==> flow/design.v (excerpt) <==
module alu_top (
    input             clk,
    input      [7:0]  a,
    input      [7:0]  b,
    input      [3:0]  sel,
    output reg [15:0] out
);
Size: about 36 flip-flops, ~37 I/O pins, ~0.011 mm^2 of cells after synthesis.
export LEC_CHECK = 0
export CAP_MARGIN = 20
export CORE_MARGIN = 2
export CORE_UTILIZATION = 72
export CTS_CLUSTER_DIAMETER = 391
export CTS_CLUSTER_SIZE = 100
export PLACE_DENSITY = 0.39
export SETUP_SLACK_MARGIN = 4.28
export SLEW_MARGIN = 20
export TNS_END_PERCENT = 5
create_clock -name core_clock -period 17.3 [get_ports {clk}]
run.sh (not shown) runs the stock make flow with config.mk's settings and CLKGATE_MAP_FILE=.
The starting point did not get past 3_5_place_dp.
Change:
- CTS_CLUSTER_DIAMETER: 391 -> default
- CTS_CLUSTER_SIZE: 100 -> default
- PLACE_DENSITY: 0.39 -> default
- PLACE_DENSITY_LB_ADDON: default -> 0.27
- SETUP_SLACK_MARGIN: 4.28 -> default
- clock period: 17.3 -> 26.2 ns (I/O delays scaled with it)
Outcome: The new run never finished: it broke off in 5_1_grt on GRT-0232; synthesized area does not change; die area does not change; synthesized cell count is unchanged.
Change:
- CORE_UTILIZATION: 72 -> 68
- PLACE_DENSITY_LB_ADDON: 0.27 -> default
- TNS_END_PERCENT: 5 -> default
- clock period: 26.2 -> 34.3 ns (I/O delays scaled with it)
Now the flow produced a clean layout; area after synthesis stays the same; die area increases by 5.7%; synthesized cell count does not change.
Change:
- ABC_AREA: default -> 1
- CORE_UTILIZATION: 68 -> 62
- clock period: 34.3 -> 24.6 ns (I/O delays scaled with it)
The changed run produced a clean layout; routed wire length went up by 1.3%; area after synthesis is about the same; clock skew went up by 0.010 ns; global-route usage fell by 5.8 points; cell area is higher by 15%; first-iteration DRC count drops by 21%.
Change:
- ABC_AREA: 1 -> default
- CORE_UTILIZATION: 62 -> 64
- TNS_END_PERCENT: default -> 5
Outcome:
- The new run did not get past 5_1_grt (GRT-0232)
- die size is lower by a few percent
- synthesized cell count is lower by roughly a tenth
- area after synthesis stays flat
Change:
- CORE_UTILIZATION: 64 -> 65
- HOLD_SLACK_MARGIN: default -> -0.08
- clock period: 24.6 -> 26.9 ns (I/O delays scaled with it)
Effect: Now the flow ran to the end with violations: negative setup slack; synthesized cell count stays the same; synthesized area is unchanged; die area came out lower slightly.

Starting RTL as in the previous note.
make LEC_CHECK=0 CAP_MARGIN=20 CELL_PAD_IN_SITES_GLOBAL_PLACEMENT=2 CORE_MARGIN=2 CORE_UTILIZATION=40 CTS_CLUSTER_SIZE=69 PLACE_DENSITY=0.51 SLEW_MARGIN=20 TNS_END_PERCENT=25 finish   # period 52.9 ns
The baseline ran to the end with no violations.
Next try:
CELL_PAD_IN_SITES_GLOBAL_PLACEMENT = unset   (was 2)
CTS_CLUSTER_DIAMETER = 395   (was unset)
CTS_CLUSTER_SIZE = 100   (was 69)
PLACE_DENSITY = unset   (was 0.51)
TNS_END_PERCENT = 10   (was 25)
clock period = 32.0 ns   (was 52.9 ns; I/O delays follow)
What happened: Final area rose by 3.3%; die area is unchanged; setup slack loses 14 ns; cell count rose by about 1%; global-route usage fell by 2.1 points; via count rose by about 2%.
Next try:
CORE_UTILIZATION = 65   (was 40)
CTS_CLUSTER_DIAMETER = unset   (was 395)
CTS_CLUSTER_SIZE = unset   (was 100)
TNS_END_PERCENT = unset   (was 10)
clock period = 26.2 ns   (was 32.0 ns; I/O delays follow)
Outcome: The changed run reached the layout checks and failed them: negative setup slack. Sequential share of layout area falls by 1.0 points. Worst setup slack loses 4.0 ns. Global-route usage rises by 19 points.

## job 101
Starting RTL as in the previous note.
make LEC_CHECK=0 CAP_MARGIN=20 CORE_MARGIN=2 CORE_UTILIZATION=72 CTS_CLUSTER_DIAMETER=35 CTS_CLUSTER_SIZE=24 PLACE_DENSITY_LB_ADDON=0.28 SETUP_SLACK_MARGIN=4.08 SLEW_MARGIN=20 finish   # period 29.6 ns
Job 101 never completed; the flow aborted with a tool error in global routing (5_1_grt).
diff inputs: job 101 => job 102
Settings: removing CTS_CLUSTER_SIZE (formerly 24); removing SETUP_SLACK_MARGIN (formerly 4.08); removing CTS_CLUSTER_DIAMETER (formerly 35); removing PLACE_DENSITY_LB_ADDON (formerly 0.28); changing CORE_UTILIZATION from 72 to 40; changing the clock period (ns, I/O delays scaled along) from 29.6 to 32.0.
Findings:
Job 102 ended with every stage complete and zero timing, DRC or antenna violations. From job 102 to job 101, top-level port count did not move at all. Per the comparison of job 102 with job 101, die span in y saw an increase; number of synthesized register bits saw little to no change; die span in x saw an increase; count of port buffers added during placement saw little to no change. Instance area after placement shrinks slightly when moving from job 101 to job 102. There was hardly any difference in number of enable flip-flop cells between job 101 and job 102. The complex-gate fraction of the synthesized area of job 102 and that of job 101 are within noise of each other. Re CTS sink count: no difference whatsoever between job 102 and job 101. Summary of job 102 over job 101: placeable core region has increased; worst-case setup slack after placement has increased.
Setup changes, job 102 to job 103
Settings: the clock period (ns, I/O delays scaled along) changed from 32.0 to 30.6.
- The number of standard-cell rows in the floorplan on job 103 is in line with that on job 102.
- Delta(wire length on met2, job 103 - job 102) > 0
- Shortest period the worst path allows in job 103 is 1.06 ns below job 102.
Inputs modified between job 103 and job 104:
Settings: putting TNS_END_PERCENT at 10 where nothing was set; putting CTS_CLUSTER_DIAMETER at 396 where nothing was set; putting CTS_CLUSTER_SIZE at 98 where nothing was set; swapping 30.6 for 32.0 in the clock period (ns, I/O delays scaled along).
==> comparison <==
Job 104 vs job 103, cell area went down by about 1.4%.
Between job 103 and job 104, the buffering overhead is higher for job 103.
Here is what was changed in the inputs of job 105 compared with job 104.
Settings: setting CELL_PAD_IN_SITES_DETAIL_PLACEMENT to 1 for the first time; setting CORE_ASPECT_RATIO to 1.14 for the first time; removing CTS_CLUSTER_DIAMETER (formerly 396); setting GPL_TIMING_DRIVEN to 0 for the first time; setting MAX_ROUTING_LAYER to met4 for the first time; setting GPL_ROUTABILITY_DRIVEN to 0 for the first time; changing CAP_MARGIN from 20 to 0; removing TNS_END_PERCENT (formerly 10); changing CORE_MARGIN from 2 to 3; changing CTS_CLUSTER_SIZE from 98 to 86; setting MIN_ROUTING_LAYER to met2 for the first time; changing CORE_UTILIZATION from 40 to 47; setting PLACE_DENSITY_LB_ADDON to 0.15 for the first time; setting CELL_PAD_IN_SITES_GLOBAL_PLACEMENT to 2 for the first time.
Findings:
Job 105: well tap count about 12% below job 104. Compared with job 104, job 105 shows a higher final critical-path required period. Final hold slack on job 105 is ahead of job 104. Diff job 104 -> job 105 | number of iterations in the first detailed-routing pass | increase of 23.

alu_top again, from the RTL that the note above started with.
## alu_top
module alu_top (
    input             clk,
    input      [7:0]  a,
    input      [7:0]  b,
    input      [3:0]  sel,
    output reg [15:0] out
);
Settings: LEC_CHECK=0, ABC_AREA=1, CAP_MARGIN=20, CORE_MARGIN=2, CORE_UTILIZATION=65, CTS_CLUSTER_DIAMETER=237, CTS_CLUSTER_SIZE=99, PLACE_DENSITY=0.38, SLEW_MARGIN=20, TNS_END_PERCENT=15; clock period 17.0 ns.
The first run did not get past global routing (GRT-0116).
Then changed:
Settings changed: ABC_AREA 1 to not set, CORE_UTILIZATION 65 to 40, CTS_CLUSTER_DIAMETER 237 to 399, PLACE_DENSITY 0.38 to not set, TNS_END_PERCENT 15 to 25.
Clock period 17.0 ns to 32.0 ns, I/O delays scaled along.
What happened: The new run finished clean; area after synthesis stays flat; die size grows by 61%; synthesized cell count shrinks by 14%.
Then changed:
Settings changed: ABC_AREA set to 1, CORE_UTILIZATION 40 to 60, CTS_CLUSTER_DIAMETER 399 to not set, CTS_CLUSTER_SIZE 99 to not set, TNS_END_PERCENT 25 to not set.
Clock period 32.0 ns to 17.0 ns, I/O delays scaled along.
Now the flow did not get past global routing.
Area after synthesis is about the same.
Die size fell by a quarter to a third.
Synthesized cell count rose by about a fifth.
Then changed:
Settings changed: CORE_UTILIZATION 60 to 64, CTS_CLUSTER_DIAMETER set to 237, CTS_CLUSTER_SIZE set to 99, PLACE_DENSITY set to 0.38, TNS_END_PERCENT set to 10.
The new run failed in global routing (DPL-0038).
Die area went down by a few percent.
Area after synthesis does not change.
Synthesized cell count stays the same.

## 05-20
Starting RTL as in the previous note.
clock: 45.0 ns
lec_check: 0
abc_area: 1
cap_margin: 0
cell_pad_in_sites_detail_placement: 2
cell_pad_in_sites_global_placement: 2
core_aspect_ratio: 0.86
core_margin: 2
core_utilization: 70
cts_cluster_diameter: 335
gpl_routability_driven: 0
gpl_timing_driven: 1
hold_slack_margin: 0.28
place_density: 0.53
slew_margin: 40
tns_end_percent: 45
05-20: aborted in global placement without I/O (3_1_place_gp_skip_io) (tool error)
Relative to 05-20, the following input files were edited for 06-28:
==> flow/config.mk <==
export PLATFORM = sky130hd
export DESIGN_NAME = alu_top
export DESIGN_NICKNAME = alu_top
export VERILOG_FILES = /design/flow/design.v
export SDC_FILE = /design/flow/constraint.sdc
export NUM_CORES = 4
export LEC_CHECK = 0
export ABC_AREA = 0
export CAP_MARGIN = 0
export CELL_PAD_IN_SITES_DETAIL_PLACEMENT = 2
export CELL_PAD_IN_SITES_GLOBAL_PLACEMENT = 2
export CORE_ASPECT_RATIO = 0.86
export CORE_MARGIN = 6
export CORE_UTILIZATION = 70
export CTS_CLUSTER_DIAMETER = 335
export GPL_ROUTABILITY_DRIVEN = 0
export GPL_TIMING_DRIVEN = 1
export HOLD_SLACK_MARGIN = 0.28
export PLACE_DENSITY = 0.53
export SETUP_SLACK_MARGIN = 5.0
export SLEW_MARGIN = 40
export TNS_END_PERCENT = 45
Results
Compound-gate portion of the synthesized area (06-28 over 05-20): increase, 12 points
The synthesized cell count in 05-20 is 1.16 times that in 06-28.
[compare] base=05-20 new=06-28: sequential cell area fraction in the yosys report roughly the same, share of the core filled by cells before placement held steady, total die area grew by 0.0021 sq mm, die width went up by about 6%.
Compared 06-28 against 05-20; post-synthesis instance area within noise.
Across 06-28 and 05-20, no clean finish was achieved.
Seen in the log of 06-28: GPL-0301 during global placement without I/O (3_1_place_gp_skip_io), after which the run never completed.
Of the two values seen for dominant kind of combinational cell, adder cells was produced by 06-28 and simple AND/OR/NAND/NOR gates by 05-20.
Comparing tally of unique sky130hd cells used after synthesis for 06-28 and 05-20, the smaller number came from 05-20.
Relative to 05-20, the proportion of synthesized area in mux cells of 06-28 is higher by 4.5 points.
Chip area from the yosys synthesis statistics essentially unchanged between 05-20 and 06-28.

alu_top again, from the RTL that the note above started with.
Settings: LEC_CHECK=0, CAP_MARGIN=15, CELL_PAD_IN_SITES_GLOBAL_PLACEMENT=0, CORE_ASPECT_RATIO=1.04, CORE_MARGIN=2, CORE_UTILIZATION=67, CTS_CLUSTER_SIZE=89, PLACE_DENSITY_LB_ADDON=0.1, SLEW_MARGIN=40, TNS_END_PERCENT=60; clock period 27.0 ns.
The starting point finished but failed the layout checks on negative setup slack.
Then changed:
==> flow/config.mk (replaced) <==
export PLATFORM = sky130hd
export DESIGN_NAME = alu_top
export DESIGN_NICKNAME = alu_top
export VERILOG_FILES = /design/flow/design.v
export SDC_FILE = /design/flow/constraint.sdc
export NUM_CORES = 4
export LEC_CHECK = 0
export ABC_AREA = 1
export CAP_MARGIN = 20
export CORE_MARGIN = 2
export CORE_UTILIZATION = 67
export PLACE_DENSITY_LB_ADDON = 0.3
export SLEW_MARGIN = 20
==> flow/constraint.sdc (replaced) <==
create_clock -name core_clock -period 32.0 [get_ports {clk}]
set_input_delay 6.4000 -clock core_clock [delete_from_list [all_inputs] [get_ports {clk}]]
set_output_delay 6.4000 -clock core_clock [all_outputs]
set_load 0.01 [all_outputs]
Effect: Now the flow went through all stages and came out clean; non-clock buffer count came out lower by 184; final area fell by 17%.

Setup of v6:
The RTL this note starts from:
==> flow/design.v <==
module alu_top (
    input             clk,
    input      [7:0]  a,
    input      [7:0]  b,
    input      [3:0]  sel,
    output reg [15:0] out
);
    reg  [7:0]  a_q, b_q;
    reg  [3:0]  sel_q;
    wire [15:0] alu_out;
    always @(posedge clk) begin
        a_q   <= a;
        b_q   <= b;
        sel_q <= sel;
        out   <= alu_out;
    end
    alu u_alu (.a(a_q), .b(b_q), .sel(sel_q), .out(alu_out));
endmodule

`timescale 1ns / 1ps
module alu(
    input [7:0] a,b,
    input [3:0] sel,
    output reg [15:0] out
    );
    always@(*)
        begin
            case(sel)
                4'b0000 : out=a+b;
                4'b0001 : out=a+1;
                4'b0010 : out=a-b;
                4'b0011 : out=a*b;
                4'b0100 : out=(b==0) ? 16'd0 : a/b;
                4'b0101 : out=(b==0) ? 16'd0 : a%b;
                4'b0110 : out=a&b;
                4'b0111 : out=a|b;
                4'b1000 : out=~(a&b);
                4'b1001 : out=~(a|b);
                4'b1010 : out=a^b;
                default: out=0;
            endcase        
        end    
endmodule
export LEC_CHECK = 0
export ABC_AREA = 1
export CAP_MARGIN = 20
export CELL_PAD_IN_SITES_GLOBAL_PLACEMENT = 2
export CORE_MARGIN = 4
export CORE_UTILIZATION = 40
export CTS_CLUSTER_SIZE = 69
export MAX_ROUTING_LAYER = met4
export PLACE_DENSITY = 0.51
export SLEW_MARGIN = 20
export TNS_END_PERCENT = 25
create_clock -name core_clock -period 52.9 [get_ports {clk}]
v6: no failed stages, no open violations at the end
Input-level comparison between v7 and v6:
Settings: PLACE_DENSITY no longer set, was 0.51; TNS_END_PERCENT no longer set, was 25; CORE_MARGIN now 2, was 4; ABC_AREA no longer set, was 1; MAX_ROUTING_LAYER no longer set, was met4; the clock period (ns, I/O delays scaled along) now 32.0, was 52.9.
--- outcome ---
When v7 is measured against v6, its tally of filler cells in the layout turns out 130 lower.
v6 → v7: wire length moved up, critical path required time now smaller, clock-buffer cell count flat.
Re final routed wire length divided by cell count: v6 and v7 aren't equal, and the higher value belongs to v7.
[compare] base=v6 new=v7: logic area increased by 960 um^2 relative to the old numbers; post-route standard cell area excluding fillers +4.3%; area share of and/or/nand/nor cells after synthesis went down by 9.2 points; via count higher.
The floorplan core density of v7 and that of v6 are within noise of each other.

run 1:
// alu_top: RTL as listed in full above, without the edits since
==> flow/config.mk <==
export PLATFORM = sky130hd
export DESIGN_NAME = alu_top
export DESIGN_NICKNAME = alu_top
export VERILOG_FILES = /design/flow/design.v
export SDC_FILE = /design/flow/constraint.sdc
export NUM_CORES = 4
export LEC_CHECK = 0
export CAP_MARGIN = 20
export CORE_MARGIN = 2
export CORE_UTILIZATION = 68
export CTS_CLUSTER_SIZE = 89
export HOLD_SLACK_MARGIN = -0.08
export SLEW_MARGIN = 20
export TNS_END_PERCENT = 5
==> flow/constraint.sdc <==
create_clock -name core_clock -period 26.2 [get_ports {clk}]
set_input_delay 5.2400 -clock core_clock [delete_from_list [all_inputs] [get_ports {clk}]]
set_output_delay 5.2400 -clock core_clock [all_outputs]
set_load 0.01 [all_outputs]
In run 1 the implementation completed, yet the final layout does not meet the checks, the culprit being setup timing.
The inputs of run 2 differ from those of run 1 as listed below.
- a change of CTS_CLUSTER_SIZE from 89 to 98
- an added CTS_CLUSTER_DIAMETER of 237
- a deleted HOLD_SLACK_MARGIN that had been -0.08
- an added ABC_AREA of 1
- a deleted TNS_END_PERCENT that had been 5
- a change of the clock period (ns, I/O delays scaled along) from 26.2 to 24.6
## What came out
- Ran to the end and failed final checks on setup timing: run 2.
- Summary of run 2 over run 1: fraction of standard cell area in multi-input logic fell by 4.6 points; violation count after the first detailed-routing iteration shows an increase of 155; transition time at the pin with the least slew margin lower; total half-perimeter wirelength after legalization and detailed placement -about 13%.
- Run comparison: run 1 highest-delay cell along the critical path sky130_fd_sc_hd__or4_4; run 2 highest-delay cell along the critical path sky130_fd_sc_hd__ha_1
The inputs of run 3 differ from those of run 2 as listed below.
- swapping 98 for 92 in CTS_CLUSTER_SIZE
### Flow results
On sequential share of layout area, run 3 tracks run 2 almost exactly. Delta (run 3 minus run 2): synthesized cell count neither gained nor lost much, sequential cell count held steady, routing usage on met2 has remained practically unchanged, critical path depth ~0 delta. Compared with run 2, in run 3 number of antenna violations at the first check in global routing shows no meaningful change; via count shows no meaningful change; signed area change from the synthesized netlist to the final layout shows no meaningful change; routed wire length shows no meaningful change. Number of global-route vias before repair of run 3 is on par with run 2. Every stage of run 3 finished as expected; the final checks, on the other hand, flagged setup timing, which means the layout fails.
